run A:
==> flow/design.v (excerpt) <==
module fpmultiplier (output logic [31:0] product, output logic ready,
		input logic [31:0] a, input logic clock, nreset);
For scale: ~140 flip-flops, about 26000 um^2 of cells after synthesis.
make LEC_CHECK=0 ABC_AREA=1 CAP_MARGIN=20 CORE_ASPECT_RATIO=1.26 CORE_MARGIN=2 CORE_UTILIZATION=72 CTS_CLUSTER_SIZE=11 PLACE_DENSITY=0.6 SETUP_SLACK_MARGIN=0.24 SLEW_MARGIN=20 finish   # period 3.59 ns
run.sh (not shown) runs the stock make flow with config.mk's settings and CLKGATE_MAP_FILE=.
Stage in which a tool error killed run A: global routing.
Relative to run A, the following input files were edited for run B:
--- a/flow/config.mk
+++ b/flow/config.mk
@@ -8 +7,0 @@
-export ABC_AREA = 1
@@ -10 +8,0 @@
-export CORE_ASPECT_RATIO = 1.26
@@ -12,2 +10 @@
-export CORE_UTILIZATION = 72
-export CTS_CLUSTER_SIZE = 11
+export CORE_UTILIZATION = 66
@@ -15 +11,0 @@
-export SETUP_SLACK_MARGIN = 0.24
==> flow/constraint.sdc <==
create_clock -name core_clock -period 13.4 [get_ports {clock}]
set_input_delay 2.6800 -clock core_clock [delete_from_list [all_inputs] [get_ports {clock}]]
set_output_delay 2.6800 -clock core_clock [all_outputs]
set_load 0.01 [all_outputs]
[summary]
Per the final summary, run B finished and its layout is clean on timing, DRC and antenna. Of run A and run B, run A shows the lower mean area per synthesized cell, with run B above it. Diff run A -> run B: synthesized cell count shrank by 695; count of buffers added by post-CTS timing repair for setup shrank by 78. Run B against run A; number of cells in the design after placement is down by more than 10%. Taking run A as the reference, in run B height of the die saw a decrease; number of core rows saw a decrease; global placer's final weighted congestion saw a decrease.
Here is what was changed in the inputs of run C compared with run B.
--- a/flow/config.mk
+++ b/flow/config.mk
@@ -10 +10 @@
-export CORE_UTILIZATION = 66
+export CORE_UTILIZATION = 40
==> flow/constraint.sdc <==
create_clock -name core_clock -period 9.0 [get_ports {clock}]
set_input_delay 1.8000 -clock core_clock [delete_from_list [all_inputs] [get_ports {clock}]]
set_output_delay 1.8000 -clock core_clock [all_outputs]
set_load 0.01 [all_outputs]
Notes after the runs:
Per the comparison of run C with run B, final critical delay including setup and external delays lower, die size higher. In run C, the hold slack came out 0.0040 ns below the value in run B. The logic gate share of total power of run B and that of run C are within noise of each other. Comparing the two runs side by side, run C comes out behind run B on worst-case vdd ir drop. Run C gives less utilization after layout than run B did. Going from run B to run C, the wire length was found to have gone up by 2.4%. On post-cts repair resize count, run C tracks run B almost exactly. Between run C and run B, the difference in count of different cell masters after synthesis is negligible. Diff run B -> run C | area added between synthesis and finish | increase of 1.9 points.
The inputs of run D differ from those of run C as listed below.
--- a/flow/config.mk
+++ b/flow/config.mk
@@ -7,0 +8 @@
+export ABC_AREA = 1
@@ -8,0 +10 @@
+export CORE_ASPECT_RATIO = 0.5
@@ -10 +12,4 @@
-export CORE_UTILIZATION = 40
+export CORE_UTILIZATION = 54
+export CTS_CLUSTER_DIAMETER = 261
+export CTS_CLUSTER_SIZE = 98
+export GPL_ROUTABILITY_DRIVEN = 0
@@ -12,0 +18 @@
+export TNS_END_PERCENT = 15
==> comparison <==
- Run D vs. run C: number of cells in Yosys stat went up by 695.
- Cmp run D vs run C: relative slew slack higher in run D
- End-of-flow core utilization was higher in run D than in run C.
- The run showing the smaller total global-route track usage is run C.
- First-pass GRT wire length: run D > run C
- Relative to run C, post-detailed-routing wire length has increased by about 6.4% in run D.
Changes in run E relative to run D:
--- a/flow/config.mk
+++ b/flow/config.mk
@@ -8 +7,0 @@
-export ABC_AREA = 1
@@ -10 +8,0 @@
-export CORE_ASPECT_RATIO = 0.5
@@ -12,4 +10 @@
-export CORE_UTILIZATION = 54
-export CTS_CLUSTER_DIAMETER = 261
-export CTS_CLUSTER_SIZE = 98
-export GPL_ROUTABILITY_DRIVEN = 0
+export CORE_UTILIZATION = 36
@@ -18 +12,0 @@
-export TNS_END_PERCENT = 15
==> flow/constraint.sdc <==
create_clock -name core_clock -period 13.4 [get_ports {clock}]
set_input_delay 2.6800 -clock core_clock [delete_from_list [all_inputs] [get_ports {clock}]]
set_output_delay 2.6800 -clock core_clock [all_outputs]
set_load 0.01 [all_outputs]
[summary]
- The final layouts of run E and run D pass the timing, design-rule and antenna checks.
- Layout overhead on the synthesized area (lower): run D
- Run D → run E: routing usage on met2 lost 12 points; part of the total power dissipated in the clock network picked up an extra 0.3 points; worst hold slack neither gained nor lost much.
- Looking at run E and run D, the buffer share of cell area is a wash.
- From run D to run E the numbers moved as follows: cell area reported after detailed placement now smaller; maximum vdd drop now smaller.
- Run E vs run D — combinational power dropped 35%.
### run E -> run F
--- a/flow/config.mk
+++ b/flow/config.mk
@@ -10,2 +10,2 @@
-export CORE_UTILIZATION = 36
-export PLACE_DENSITY = 0.6
+export CORE_UTILIZATION = 72
+export PLACE_DENSITY = 0.64
==> flow/constraint.sdc <==
create_clock -name core_clock -period 7.22 [get_ports {clock}]
set_input_delay 1.4440 -clock core_clock [delete_from_list [all_inputs] [get_ports {clock}]]
set_output_delay 1.4440 -clock core_clock [all_outputs]
set_load 0.01 [all_outputs]
[summary]
The higher HPWL after detailed placement came out of run F. Measured against each other, run E and run F differ in net switching share of the total power, the higher figure coming from run E. Measured against run E, the total die size of run F comes out at 0.51 times the reference value.
Power figures rest on the tool's default switching activity, not on a simulated workload.
